==> inputs of job 576 <==
Design mips_pipeline, start of the top module:
    module mips_pipeline(clk, rst, imem_addr, imem_rdata, dmem_addr, dmem_wdata, dmem_we, dmem_rdata);
    input clk, rst;
    output [31:0] imem_addr;
    input  [31:0] imem_rdata;
    output [31:0] dmem_addr, dmem_wdata;
    output dmem_we;
    input  [31:0] dmem_rdata;
    wire [31:0] pc, pc_incr, ID_pc_incr, pc_next, dmem_rdata_w, jump_addr, branch_addr, wd;
    wire [31:0] instr, ID_instr, IF_instr;
    wire [31:0] alu_b, b_tgt, EX_b_tgt;
    wire RegWrite, Branch, PCSrc, RegDst, MemtoReg, MemRead, MemWrite, ALUSrc, Zero, Jump, bne, ID_RegWrite;
    wire [1:0] ALUOp;
    wire [2:0] Operation;
    reg32 PC( .clk(clk), .rst(rst), .d_in(pc_next), .d_out(pc) );
    wire stay;
    wire[31:0] pc_add;
    assign imem_addr = pc;
    assign IF_instr = imem_rdata;
    Hazard hazard( .clk(clk), .rst(rst), .stay(stay), .instr(IF_instr), .instr_out(instr) );
    add32 PCADD( .a(pc), .b(32'd4), .result(pc_incr) );  
    mux2 #(32) STMUX( .sel(stay), .a(pc), .b(pc_incr), .out(pc_add) );
    mux2 #(32) PCMUX( .sel(PCSrc), .a(b_tgt), .b(pc_add), .out(branch_addr) );
    mux2 #(32) JMUX( .sel(Jump), .a(jump_addr), .b(branch_addr), .out(pc_next) );
      reg_IF_ID REG_IF_ID( .clk(clk), .rst(rst), .pc_incr(pc_incr), .instr(instr), .pc_incr_out(ID_pc_incr),   .instr_out(ID_instr));
    wire [1:0] EX_ALUOp;
    wire [5:0] opcode;
    wire [4:0] rs, rt, rd, wn;
    wire [15:0] immed;
    wire [25:0] jumpoffset;
    wire [31:0] ext_immed, EX_pc_incr, EX_instr;
    wire [31:0] rd1, rd2;
    wire ID_MemWrite, EX_RegDst, EX_ALUSrc, EX_MemRead, EX_MemWrite, EX_Branch, EX_MemtoReg, EX_RegWrite;
  ...
clock: 10.4 ns
lec_check: 0
abc_area: 0
cap_margin: 10
cell_pad_in_sites_global_placement: 1
core_aspect_ratio: 1.71
core_margin: 2
core_utilization: 33
gpl_timing_driven: 0
setup_slack_margin: 1.41
slew_margin: 20
tns_end_percent: 45
run.sh (not shown) runs the stock make flow with config.mk's settings and CLKGATE_MAP_FILE=.
==> job 2943: changes against job 576 <==
- ABC_AREA: 0 -> unset
- CAP_MARGIN: 10 -> 20
- CELL_PAD_IN_SITES_GLOBAL_PLACEMENT: 1 -> 0
- CORE_ASPECT_RATIO: 1.71 -> unset
- CORE_UTILIZATION: 33 -> 72
- CTS_CLUSTER_DIAMETER: unset -> 263
- GPL_ROUTABILITY_DRIVEN: unset -> 1
- GPL_TIMING_DRIVEN: 0 -> 1
- MAX_ROUTING_LAYER: unset -> met4
- SETUP_SLACK_MARGIN: 1.41 -> unset
- TNS_END_PERCENT: 45 -> unset
==> flow/constraint.sdc (replaced) <==
create_clock -name core_clock -period 11.5 [get_ports {clk}]
set_input_delay 2.3000 -clock core_clock [delete_from_list [all_inputs] [get_ports {clk}]]
set_output_delay 2.3000 -clock core_clock [all_outputs]
set_load 0.01 [all_outputs]
==> job 2555: changes against job 576 <==
- ABC_AREA: 0 -> unset
- CAP_MARGIN: 10 -> 20
- CELL_PAD_IN_SITES_GLOBAL_PLACEMENT: 1 -> unset
- CORE_ASPECT_RATIO: 1.71 -> unset
- CORE_UTILIZATION: 33 -> 61
- CTS_CLUSTER_SIZE: unset -> 41
- GPL_TIMING_DRIVEN: 0 -> unset
- HOLD_SLACK_MARGIN: unset -> 0.3
- SETUP_SLACK_MARGIN: 1.41 -> 1.71
- TNS_END_PERCENT: 45 -> 40
==> flow/constraint.sdc (replaced) <==
create_clock -name core_clock -period 7.67 [get_ports {clk}]
set_input_delay 1.5340 -clock core_clock [delete_from_list [all_inputs] [get_ports {clk}]]
set_output_delay 1.5340 -clock core_clock [all_outputs]
set_load 0.01 [all_outputs]
==> job 5615: changes against job 576 <==
- ABC_AREA: 0 -> unset
- CAP_MARGIN: 10 -> 30
- CELL_PAD_IN_SITES_DETAIL_PLACEMENT: unset -> 1
- CELL_PAD_IN_SITES_GLOBAL_PLACEMENT: 1 -> unset
- CORE_ASPECT_RATIO: 1.71 -> unset
- CORE_UTILIZATION: 33 -> 27
- GPL_TIMING_DRIVEN: 0 -> unset
- HOLD_SLACK_MARGIN: unset -> 0.27
- SETUP_SLACK_MARGIN: 1.41 -> unset
- SLEW_MARGIN: 20 -> 40
- TNS_END_PERCENT: 45 -> 95
==> flow/constraint.sdc (replaced) <==
create_clock -name core_clock -period 9.79 [get_ports {clk}]
set_input_delay 1.9580 -clock core_clock [delete_from_list [all_inputs] [get_ports {clk}]]
set_output_delay 1.9580 -clock core_clock [all_outputs]
set_load 0.01 [all_outputs]
==> results <==
Job 576 finished but fails on setup timing. Job 2555 completed, yet does not pass: setup timing. Job 5615 reached the layout checks and failed them: setup timing. Job 2943 finished but fails on setup timing. The highest routed wire length belongs to job 576, the lowest to job 2555. Of job 2943 and job 2555, job 2943 has the higher setup slack (gap 4.0 ns). Of job 576 and job 2943, job 576 has the higher power (gap about 18%, measured against job 2943). In job 576 the design area is larger than in job 2555, by 3.5%. In job 5615 the maximum frequency is smaller than in job 2555, by 0.25%. Non-clock buffer count: job 2555 is lower than job 576 (256). Final cell count: job 2943 < job 2555 < job 576 < job 5615. Against job 576, the critical path depth of job 5615 is lower by 3. In flip-flop count, job 576 and job 2555 do not differ.
==> figures <==
quantity                                                                      job 5615                  job 2555                  job 2943                   job 576
Slew of the pin with the lowest slew margin                                   0.932 ns                   1.22 ns                   1.22 ns                   1.32 ns
Clock Power                                                                    6310 uW                   7970 uW                   5070 uW                   5930 uW
Outcome                                                       finished with violations  finished with violations  finished with violations  finished with violations
Violated checks                                                           setup timing              setup timing              setup timing              setup timing
Net switching share of the total power                                           34.5%                     32.9%                     33.5%                     36.0%
Clock transition at the registers of the reported paths                        0.07 ns                   0.06 ns                   0.07 ns                   0.07 ns
Critical path buffers and inverters                                                  0                         0                         0                         3
Maximum number of pins on one net before global-route repair                       136                       124                       146                        33
Antenna violations before repair                                                    19                        12                        11                        15
Switching power total                                                          7390 uW                   8860 uW                   5910 uW                   7470 uW
Max IR drop VDD                                                             0.000209 V                0.000252 V                0.000267 V                0.000155 V
Iteration-0 DRC count of the detailed router                                      5326                      5578                      7308                      3832
Vias/cell                                                                         5.36                      6.74                      7.40                      5.63
Final non-clock buffer share                                                     3.67%                     3.84%                     3.30%                     5.34%
Clock latency on the worst-skew pair                                           0.84 ns                   0.80 ns                   0.79 ns                   0.84 ns
Sequential share of power                                                        41.0%                     41.3%                     42.1%                     39.3%
Final setup violation count                                                         12                        18                         7                        12
Largest stage delay on the critical path                                       0.38 ns                   0.39 ns                   0.39 ns                   0.52 ns
Launch point of the worst hold path                                    divider.QUO[22]           divider.QUO[24]           divider.QUO[24]           divider.QUO[10]
Pre-antenna DRT Iters                                                                5                         6                         6                         5
Power figures rest on the tool's default switching activity, not on a simulated workload.
